==> build 51: inputs <==
Design Top, start of the top module:
module Top(
  input         clock,
                reset,
  input  [31:0] io_address,
  input         io_addr_strobe,
  input  [31:0] io_write_data,
  input         io_write_strobe,
  input  [3:0]  io_byte_enable,
  input         io_read_strobe,
  output [31:0] io_read_data,
  input  [15:0] sw,
  output [15:0] led,
  output [7:0]  anode_assert,
  output [6:0]  segs
);
make LEC_CHECK=0 CAP_MARGIN=40 CELL_PAD_IN_SITES_GLOBAL_PLACEMENT=0 CORE_MARGIN=2 CORE_UTILIZATION=72 CTS_CLUSTER_DIAMETER=197 MAX_ROUTING_LAYER=met5 MIN_ROUTING_LAYER=met1 PLACE_DENSITY=0.4 SETUP_SLACK_MARGIN=0.1 SLEW_MARGIN=20 finish   # period 1.73 ns
run.sh (not shown) runs the stock make flow with config.mk's settings and CLKGATE_MAP_FILE=.
==> build 15 (differences from build 51) <==
CAP_MARGIN = 20   (was 40)
CORE_UTILIZATION = 58   (was 72)
CTS_CLUSTER_DIAMETER = default   (was 197)
PLACE_DENSITY = default   (was 0.4)
PLACE_DENSITY_LB_ADDON = 0.19   (was default)
SETUP_SLACK_MARGIN = default   (was 0.1)
==> flow/constraint.sdc (replaced) <==
create_clock -name core_clock -period 3.82 [get_ports {clock}]
set_input_delay 0.7640 -clock core_clock [delete_from_list [all_inputs] [get_ports {clock}]]
set_output_delay 0.7640 -clock core_clock [all_outputs]
set_load 0.01 [all_outputs]
==> build 92 (differences from build 51) <==
CAP_MARGIN = 35   (was 40)
CELL_PAD_IN_SITES_GLOBAL_PLACEMENT = default   (was 0)
CORE_UTILIZATION = 68   (was 72)
CTS_CLUSTER_DIAMETER = default   (was 197)
CTS_CLUSTER_SIZE = 36   (was default)
HOLD_SLACK_MARGIN = -0.08   (was default)
MAX_ROUTING_LAYER = default   (was met5)
MIN_ROUTING_LAYER = default   (was met1)
PLACE_DENSITY = default   (was 0.4)
SETUP_SLACK_MARGIN = default   (was 0.1)
==> flow/constraint.sdc (replaced) <==
create_clock -name core_clock -period 3.79 [get_ports {clock}]
set_input_delay 0.7580 -clock core_clock [delete_from_list [all_inputs] [get_ports {clock}]]
set_output_delay 0.7580 -clock core_clock [all_outputs]
set_load 0.01 [all_outputs]
==> results_slide.txt <==
Flow Results at a Glance

Floorplan
  • Core area: 0.0167 mm²
  • Full die area: 0.0183 mm²
  • Die W: 135 µm
  • Die Height: 135 µm

Run status
  • Run status: finished with violations
  • Fail Reasons: setup timing

Timing
  • Worst setup margin: -0.459 ns
  • Endpoints failing setup: 7

Placement
  • GPL Wtd Cong: 1.01
-- figures above: build 92

==> results_slide.txt <==
Flow Results at a Glance

Run status
  • Run status: finished with violations
  • Fail Reasons: setup timing

Placement
  • GPL Wtd Cong: 0.968

Floorplan
  • Die W: 146 µm
  • Core area: 0.0197 mm²
  • Die Height: 146 µm
  • Full die area: 0.0213 mm²

Yosys
  • Asr flop ratio synth: 0%

GRT
  • Met2 Use GR: 59.3%

Clock network
  • Root Driver: clkbuf_16
  • Worst-Skew Late Latency: 0.51 ns
  • Clock sink count: 211

Timing
  • Worst setup margin: -0.302 ns
  • Endpoints failing setup: 7
-- figures above: build 15

==> results_slide.txt <==
Run Summary

Yosys
  • Seq share, synth: 36.1%
  • Most common reg cell: dfxtp_1
  • Yosys Instances: 1,558
  • Flops after synth: 211
  • Comb area leader: simple AND/OR/NAND/NOR gates
  • Ao+oa area frac: 22.0%

Floorplan
  • Die W: 131 µm
  • Starting density of the core: 73.6%
  • Core area: 0.0159 mm²
  • Die Height: 131 µm

Run status
  • Err: [ERROR DPL-0033] detailed placement checks failed during check placement.
  • Stop stage: detailed placement
  • Run status: did not finish

Placement
  • GPL Wtd Cong: 1.07
-- figures above: build 51


========
==> v4: inputs <==
==> flow/design.v <==
module mcs_bridge(
  input  [31:0] io_io_address,
  input         io_io_addr_strobe,
  input  [31:0] io_io_write_data,
  input         io_io_write_strobe,
  input  [3:0]  io_io_byte_enable,
  output [31:0] io_io_read_data,
  input         io_io_read_strobe,
  output        io_fp_video_cs,
                io_fp_mmio_cs,
                io_fp_write,
                io_fp_read,
  output [20:0] io_fp_addr,
  output [31:0] io_fp_wr_data,
  input  [31:0] io_fp_rd_data
);
  wire mcs_bridge_enable = io_io_address[31:24] == 8'hC0;
  assign io_io_read_data = io_fp_rd_data;
  assign io_fp_video_cs = mcs_bridge_enable & io_io_address[23];
  assign io_fp_mmio_cs = mcs_bridge_enable & ~(io_io_address[23]);
  assign io_fp_write = io_io_write_strobe;
  assign io_fp_read = io_io_read_strobe;
  assign io_fp_addr = io_io_address[22:2];
  assign io_fp_wr_data = io_io_write_data;
endmodule
module mmio_controller(
  input               io_fp_video_cs,
                      io_fp_mmio_cs,
                      io_fp_write,
                      io_fp_read,
  input  [20:0]       io_fp_addr,
  input  [31:0]       io_fp_wr_data,
  output [31:0]       io_fp_rd_data,
  output [63:0]       io_slot_cs,
  output [63:0][4:0]  io_slot_reg_addr,
  output [63:0][31:0] io_slot_write_data,
  output [63:0]       io_slot_write,
  input  [63:0][31:0] io_slot_read_data,
  output [63:0]       io_slot_read
);
  assign io_fp_rd_data = io_fp_read ? io_slot_read_data[io_fp_addr[10:5]] : 32'h0;
  assign io_slot_cs = io_fp_mmio_cs ? 64'h1 << io_fp_addr[10:5] : 64'h0;
  assign io_slot_reg_addr = {64{io_fp_addr[4:0]}};
  assign io_slot_write_data = {64{io_fp_wr_data}};
  assign io_slot_write = {64{io_fp_write}};
  assign io_slot_read = {64{io_fp_read}};
endmodule
module GPO(
  input                                          clock,
                                                 reset,
  input  [4:0]                                   slot_io_address,
  output [31:0]                                  slot_io_rd_data,
  input  [31:0]                                  slot_io_wr_data,
  input                                          slot_io_read,
                                                 slot_io_write,
                                                 slot_io_cs,
  output [15:0]                                  io
);
  reg [15:0] buf_gpo;
  always @(posedge clock) begin
    if (reset)
      buf_gpo <= 16'h0;
    else if (slot_io_write & slot_io_cs)
      buf_gpo <= slot_io_wr_data[15:0];
  end  
  assign slot_io_rd_data = {16'h0, buf_gpo};
  assign io = buf_gpo;
endmodule
module GPI(
  input         clock,
                reset,
  input  [4:0]  slot_io_address,
  output [31:0] slot_io_rd_data,
  input  [31:0] slot_io_wr_data,
  input         slot_io_read,
                slot_io_write,
                slot_io_cs,
  input  [15:0] io_data_in
);
  reg [31:0] buf_in;
  always @(posedge clock) begin
    if (reset)
      buf_in <= 32'h0;
    else
      buf_in <= {16'h0, io_data_in};
  end  
  assign slot_io_rd_data = buf_in;
endmodule
module timer(
  input         clock,
                reset,
  input  [4:0]  slot_io_address,
  output [31:0] slot_io_rd_data,
  input  [31:0] slot_io_wr_data,
  input         slot_io_read,
                slot_io_write,
                slot_io_cs
);
  reg [63:0] count;
  reg [31:0] config_reg;
  wire        wr_en = slot_io_write & slot_io_cs;
  always @(posedge clock) begin
    if (reset) begin
      count <= 64'h0;
      config_reg <= 32'h0;
    end
    else begin
      if (config_reg[0])
        count <= 64'h0;
      else if (wr_en & slot_io_address == 5'h1)
        count[31:0] <= slot_io_wr_data;
      else if (wr_en & slot_io_address == 5'h2)
        count[63:32] <= slot_io_wr_data;
      else if (config_reg[1])
        count <= count + 64'h1;
      if (slot_io_write & slot_io_cs & ~(|slot_io_address))
        config_reg <= slot_io_wr_data;
    end
  end  
  assign slot_io_rd_data =
    (|slot_io_address)
      ? (slot_io_address == 5'h1
           ? count[31:0]
           : slot_io_address == 5'h2 ? count[63:32] : 32'h0)
      : config_reg;
endmodule
module SevSegDisplay(
  input         clock,
                reset,
                io_enable_7seg,
  input  [31:0] io_display_data,
  output [7:0]  io_anode_select,
  output [6:0]  io_segs
);
  reg  [15:0]      anode_prescaler_c_value;
  reg  [2:0]       count;
  wire [7:0]       _GEN = io_enable_7seg ? ~(8'h1 << count) : 8'h1;
  wire [3:0]       digit =
    _GEN == 8'hFE
      ? io_display_data[3:0]
      : _GEN == 8'hFD
          ? io_display_data[7:4]
          : _GEN == 8'hFB
              ? io_display_data[11:8]
              : _GEN == 8'hF7
                  ? io_display_data[15:12]
                  : _GEN == 8'hEF
                      ? io_display_data[19:16]
                      : _GEN == 8'hDF
                          ? io_display_data[23:20]
                          : _GEN == 8'hBF
                              ? io_display_data[27:24]
                              : _GEN == 8'h7F ? io_display_data[31:28] : 4'h0;
  wire [6:0]       _GEN_0 = {3'h0, digit != 4'hE, 3'h6};
  wire [15:0][6:0] _GEN_1 =
    {{_GEN_0},
     {_GEN_0},
     {7'h21},
     {7'h46},
     {7'h3},
     {7'h8},
     {7'h10},
     {7'h0},
     {7'h78},
     {7'h2},
     {7'h12},
     {7'h19},
     {7'h30},
     {7'h24},
     {7'h79},
     {7'h40}};
  wire             anode_prescaler_wrap_wrap = anode_prescaler_c_value == 16'h9C3F;
  always @(posedge clock) begin
    if (reset) begin
      anode_prescaler_c_value <= 16'h0;
      count <= 3'h0;
    end
    else if (reset) begin
      anode_prescaler_c_value <= 16'h0;
      count <= 3'h0;
    end
    else begin
      if (io_enable_7seg) begin
        if (anode_prescaler_wrap_wrap)
          anode_prescaler_c_value <= 16'h0;
        else
          anode_prescaler_c_value <= anode_prescaler_c_value + 16'h1;
      end
      if (~reset & io_enable_7seg & anode_prescaler_wrap_wrap)
        count <= count + 3'h1;
    end
  end  
  assign io_anode_select = _GEN;
  assign io_segs = _GEN_1[digit];
endmodule
module SevSegDisplay_core(
  input                                                               clock,
                                                                      reset,
  input  [4:0]                                                        slot_io_address,
  output [31:0]                                                       slot_io_rd_data,
  input  [31:0]                                                       slot_io_wr_data,
  input                                                               slot_io_read,
                                                                      slot_io_write,
                                                                      slot_io_cs,
  output [14:0]                                                       io
);
  wire [7:0]  _seg7_io_anode_select;
  wire [6:0]  _seg7_io_segs;
  reg  [31:0] config_reg;
  wire        _GEN = slot_io_address == 5'h0;
  reg  [31:0] display_data;
  wire        _GEN_0 = slot_io_address == 5'h1;
  wire        wr_en = slot_io_write & slot_io_cs;
  always @(posedge clock) begin
    if (reset) begin
      config_reg <= 32'h0;
      display_data <= 32'h0;
    end
    else begin
      if (_GEN & wr_en)
        config_reg <= slot_io_wr_data;
      if (_GEN_0 & wr_en)
        display_data <= slot_io_wr_data;
    end
  end  
  SevSegDisplay seg7 (
    .clock           (clock),
    .reset           (reset),
    .io_enable_7seg  (config_reg[0]),
    .io_display_data (display_data),
    .io_anode_select (_seg7_io_anode_select),
    .io_segs         (_seg7_io_segs)
  );
  assign slot_io_rd_data = _GEN_0 ? display_data : _GEN ? config_reg : 32'h0;
  assign io = {_seg7_io_anode_select, _seg7_io_segs};
endmodule
module mmio_subsystem(
  input         clock,
                reset,
                io_fp_video_cs,
                io_fp_mmio_cs,
                io_fp_write,
                io_fp_read,
  input  [20:0] io_fp_addr,
  input  [31:0] io_fp_wr_data,
  output [31:0] io_fp_rd_data,
  input  [15:0] io_data_in,
  output [15:0] io_data_out,
  output [7:0]  io_anode_assert,
  output [6:0]  io_segs
);
  wire [31:0]       _sevenSegDisplay_slot_io_rd_data;
  wire [14:0]       _sevenSegDisplay_io;
  wire [31:0]       _timer_slot_io_rd_data;
  wire [31:0]       _gpi_slot_io_rd_data;
  wire [31:0]       _gpo_slot_io_rd_data;
  wire [15:0]       _gpo_io;
  wire [63:0]       _mmioController_io_slot_cs;
  wire [63:0][4:0]  _mmioController_io_slot_reg_addr;
  wire [63:0][31:0] _mmioController_io_slot_write_data;
  wire [63:0]       _mmioController_io_slot_write;
  wire [63:0]       _mmioController_io_slot_read;
  mmio_controller mmioController (
    .io_fp_video_cs     (io_fp_video_cs),
    .io_fp_mmio_cs      (io_fp_mmio_cs),
    .io_fp_write        (io_fp_write),
    .io_fp_read         (io_fp_read),
    .io_fp_addr         (io_fp_addr),
    .io_fp_wr_data      (io_fp_wr_data),
    .io_fp_rd_data      (io_fp_rd_data),
    .io_slot_cs         (_mmioController_io_slot_cs),
    .io_slot_reg_addr   (_mmioController_io_slot_reg_addr),
    .io_slot_write_data (_mmioController_io_slot_write_data),
    .io_slot_write      (_mmioController_io_slot_write),
    .io_slot_read_data
      ({{32'hFFFFFFFF},
        {32'hFFFFFFFF},
        {32'hFFFFFFFF},
        {32'hFFFFFFFF},
        {32'hFFFFFFFF},
        {32'hFFFFFFFF},
        {32'hFFFFFFFF},
        {32'hFFFFFFFF},
        {32'hFFFFFFFF},
        {32'hFFFFFFFF},
        {32'hFFFFFFFF},
        {32'hFFFFFFFF},
        {32'hFFFFFFFF},
        {32'hFFFFFFFF},
        {32'hFFFFFFFF},
        {32'hFFFFFFFF},
        {32'hFFFFFFFF},
        {32'hFFFFFFFF},
        {32'hFFFFFFFF},
        {32'hFFFFFFFF},
        {32'hFFFFFFFF},
        {32'hFFFFFFFF},
        {32'hFFFFFFFF},
        {32'hFFFFFFFF},
        {32'hFFFFFFFF},
        {32'hFFFFFFFF},
        {32'hFFFFFFFF},
        {32'hFFFFFFFF},
        {32'hFFFFFFFF},
        {32'hFFFFFFFF},
        {32'hFFFFFFFF},
        {32'hFFFFFFFF},
        {32'hFFFFFFFF},
        {32'hFFFFFFFF},
        {32'hFFFFFFFF},
        {32'hFFFFFFFF},
        {32'hFFFFFFFF},
        {32'hFFFFFFFF},
        {32'hFFFFFFFF},
        {32'hFFFFFFFF},
        {32'hFFFFFFFF},
        {32'hFFFFFFFF},
        {32'hFFFFFFFF},
        {32'hFFFFFFFF},
        {32'hFFFFFFFF},
        {32'hFFFFFFFF},
        {32'hFFFFFFFF},
        {32'hFFFFFFFF},
        {32'hFFFFFFFF},
        {32'hFFFFFFFF},
        {32'hFFFFFFFF},
        {32'hFFFFFFFF},
        {32'hFFFFFFFF},
        {32'hFFFFFFFF},
        {32'hFFFFFFFF},
        {32'hFFFFFFFF},
        {32'hFFFFFFFF},
        {32'hFFFFFFFF},
        {32'hFFFFFFFF},
        {32'hFFFFFFFF},
        {_sevenSegDisplay_slot_io_rd_data},
        {_timer_slot_io_rd_data},
        {_gpi_slot_io_rd_data},
        {_gpo_slot_io_rd_data}}),
    .io_slot_read       (_mmioController_io_slot_read)
  );
  GPO gpo (
    .clock           (clock),
    .reset           (reset),
    .slot_io_address (_mmioController_io_slot_reg_addr[6'h0]),
    .slot_io_rd_data (_gpo_slot_io_rd_data),
    .slot_io_wr_data (_mmioController_io_slot_write_data[6'h0]),
    .slot_io_read    (_mmioController_io_slot_read[0]),
    .slot_io_write   (_mmioController_io_slot_write[0]),
    .slot_io_cs      (_mmioController_io_slot_cs[0]),
    .io              (_gpo_io)
  );
  GPI gpi (
    .clock           (clock),
    .reset           (reset),
    .slot_io_address (_mmioController_io_slot_reg_addr[6'h1]),
    .slot_io_rd_data (_gpi_slot_io_rd_data),
    .slot_io_wr_data (_mmioController_io_slot_write_data[6'h1]),
    .slot_io_read    (_mmioController_io_slot_read[1]),
    .slot_io_write   (_mmioController_io_slot_write[1]),
    .slot_io_cs      (_mmioController_io_slot_cs[1]),
    .io_data_in      (io_data_in)
  );
  timer timer (
    .clock           (clock),
    .reset           (reset),
    .slot_io_address (_mmioController_io_slot_reg_addr[6'h2]),
    .slot_io_rd_data (_timer_slot_io_rd_data),
    .slot_io_wr_data (_mmioController_io_slot_write_data[6'h2]),
    .slot_io_read    (_mmioController_io_slot_read[2]),
    .slot_io_write   (_mmioController_io_slot_write[2]),
    .slot_io_cs      (_mmioController_io_slot_cs[2])
  );
  SevSegDisplay_core sevenSegDisplay (
    .clock           (clock),
    .reset           (reset),
    .slot_io_address (_mmioController_io_slot_reg_addr[6'h3]),
    .slot_io_rd_data (_sevenSegDisplay_slot_io_rd_data),
    .slot_io_wr_data (_mmioController_io_slot_write_data[6'h3]),
    .slot_io_read    (_mmioController_io_slot_read[3]),
    .slot_io_write   (_mmioController_io_slot_write[3]),
    .slot_io_cs      (_mmioController_io_slot_cs[3]),
    .io              (_sevenSegDisplay_io)
  );
  assign io_data_out = _gpo_io;
  assign io_anode_assert = _sevenSegDisplay_io[14:7];
  assign io_segs = _sevenSegDisplay_io[6:0];
endmodule
module Top(
  input         clock,
                reset,
  input  [31:0] io_address,
  input         io_addr_strobe,
  input  [31:0] io_write_data,
  input         io_write_strobe,
  input  [3:0]  io_byte_enable,
  input         io_read_strobe,
  output [31:0] io_read_data,
  input  [15:0] sw,
  output [15:0] led,
  output [7:0]  anode_assert,
  output [6:0]  segs
);
  wire [31:0] _mmioSubsystem_io_fp_rd_data;
  wire        _mcsBridge_io_fp_video_cs;
  wire        _mcsBridge_io_fp_mmio_cs;
  wire        _mcsBridge_io_fp_write;
  wire        _mcsBridge_io_fp_read;
  wire [20:0] _mcsBridge_io_fp_addr;
  wire [31:0] _mcsBridge_io_fp_wr_data;
  mcs_bridge mcsBridge (
    .io_io_address      (io_address),
    .io_io_addr_strobe  (io_addr_strobe),
    .io_io_write_data   (io_write_data),
    .io_io_write_strobe (io_write_strobe),
    .io_io_byte_enable  (io_byte_enable),
    .io_io_read_data    (io_read_data),
    .io_io_read_strobe  (io_read_strobe),
    .io_fp_video_cs     (_mcsBridge_io_fp_video_cs),
    .io_fp_mmio_cs      (_mcsBridge_io_fp_mmio_cs),
    .io_fp_write        (_mcsBridge_io_fp_write),
    .io_fp_read         (_mcsBridge_io_fp_read),
    .io_fp_addr         (_mcsBridge_io_fp_addr),
    .io_fp_wr_data      (_mcsBridge_io_fp_wr_data),
    .io_fp_rd_data      (_mmioSubsystem_io_fp_rd_data)
  );
  mmio_subsystem mmioSubsystem (
    .clock           (clock),
    .reset           (reset),
    .io_fp_video_cs  (_mcsBridge_io_fp_video_cs),
    .io_fp_mmio_cs   (_mcsBridge_io_fp_mmio_cs),
    .io_fp_write     (_mcsBridge_io_fp_write),
    .io_fp_read      (_mcsBridge_io_fp_read),
    .io_fp_addr      (_mcsBridge_io_fp_addr),
    .io_fp_wr_data   (_mcsBridge_io_fp_wr_data),
    .io_fp_rd_data   (_mmioSubsystem_io_fp_rd_data),
    .io_data_in      (sw),
    .io_data_out     (led),
    .io_anode_assert (anode_assert),
    .io_segs         (segs)
  );
endmodule
==> flow/run.sh <==
#!/bin/bash
# the make line also repeats each setting of config.mk as NAME=value (left out here)
make -C /OpenROAD-flow-scripts/flow DESIGN_CONFIG=/design/flow/config.mk WORK_HOME=/design/flow/orfs CLKGATE_MAP_FILE= finish
==> flow/config.mk <==
export PLATFORM = sky130hd
export DESIGN_NAME = Top
export DESIGN_NICKNAME = Top
export VERILOG_FILES = /design/flow/design.v
export SDC_FILE = /design/flow/constraint.sdc
export NUM_CORES = 4
export LEC_CHECK = 0
export CAP_MARGIN = 0
export CORE_MARGIN = 2
export CORE_UTILIZATION = 71
export CTS_CLUSTER_DIAMETER = 26
export CTS_CLUSTER_SIZE = 37
export SETUP_SLACK_MARGIN = 0.23
export SLEW_MARGIN = 20
==> flow/constraint.sdc <==
create_clock -name core_clock -period 3.81 [get_ports {clock}]
set_input_delay 0.7620 -clock core_clock [delete_from_list [all_inputs] [get_ports {clock}]]
set_output_delay 0.7620 -clock core_clock [all_outputs]
set_load 0.01 [all_outputs]
==> v25: changes against v4 <==
==> flow/config.mk (replaced) <==
export PLATFORM = sky130hd
export DESIGN_NAME = Top
export DESIGN_NICKNAME = Top
export VERILOG_FILES = /design/flow/design.v
export SDC_FILE = /design/flow/constraint.sdc
export NUM_CORES = 4
export LEC_CHECK = 0
export CAP_MARGIN = 20
export CORE_MARGIN = 2
export CORE_UTILIZATION = 38
export CTS_CLUSTER_DIAMETER = 119
export GPL_TIMING_DRIVEN = 0
export MIN_ROUTING_LAYER = met2
export PLACE_DENSITY_LB_ADDON = 0.19
export SLEW_MARGIN = 20
==> flow/constraint.sdc (replaced) <==
create_clock -name core_clock -period 4.5 [get_ports {clock}]
set_input_delay 0.9000 -clock core_clock [delete_from_list [all_inputs] [get_ports {clock}]]
set_output_delay 0.9000 -clock core_clock [all_outputs]
set_load 0.01 [all_outputs]
==> qor summary <==
Total of buffers placed on input and output ports: v4 134; v25 133
Half-perimeter wire length after detailed placement: v4 29.3 mm; v25 35.6 mm
Most common cell in the netlist: v4 sky130_fd_sc_hd__nand2_1; v25 sky130_fd_sc_hd__nand2_1
Placed cell area: v4 13,700 µm²; v25 13,500 µm²
Total core area: v4 16,000 µm²; v25 30,400 µm²
Outcome: v4 did not finish; v25 finished with violations
Failing step: v4 4_1_cts; v25 -
Reasons for failing layout checks: v4 -; v25 negative setup slack
Ports: v4 152; v25 152
Die X: v4 132 µm; v25 179 µm
Total Die Area: v4 17,500 µm²; v25 32,200 µm²
Core utilization before placement: v4 73.1%; v25 38.4%
Placed insts: v4 1,879; v25 2,087
Proportion of synthesized area in mux cells: v4 3.70%; v25 3.70%
Placement-stage worst setup slack: v4 -0.357 ns; v25 -1.03 ns
Post-synthesis instance area: v4 11,700 µm²; v25 11,700 µm²
Number of warnings reported in the yosys synthesis log: v4 5; v25 5
RePlAce Congestion: v4 1.04; v25 1.03
Standard-cell rows: v4 46; v25 64
Die y size: v4 132 µm; v25 179 µm
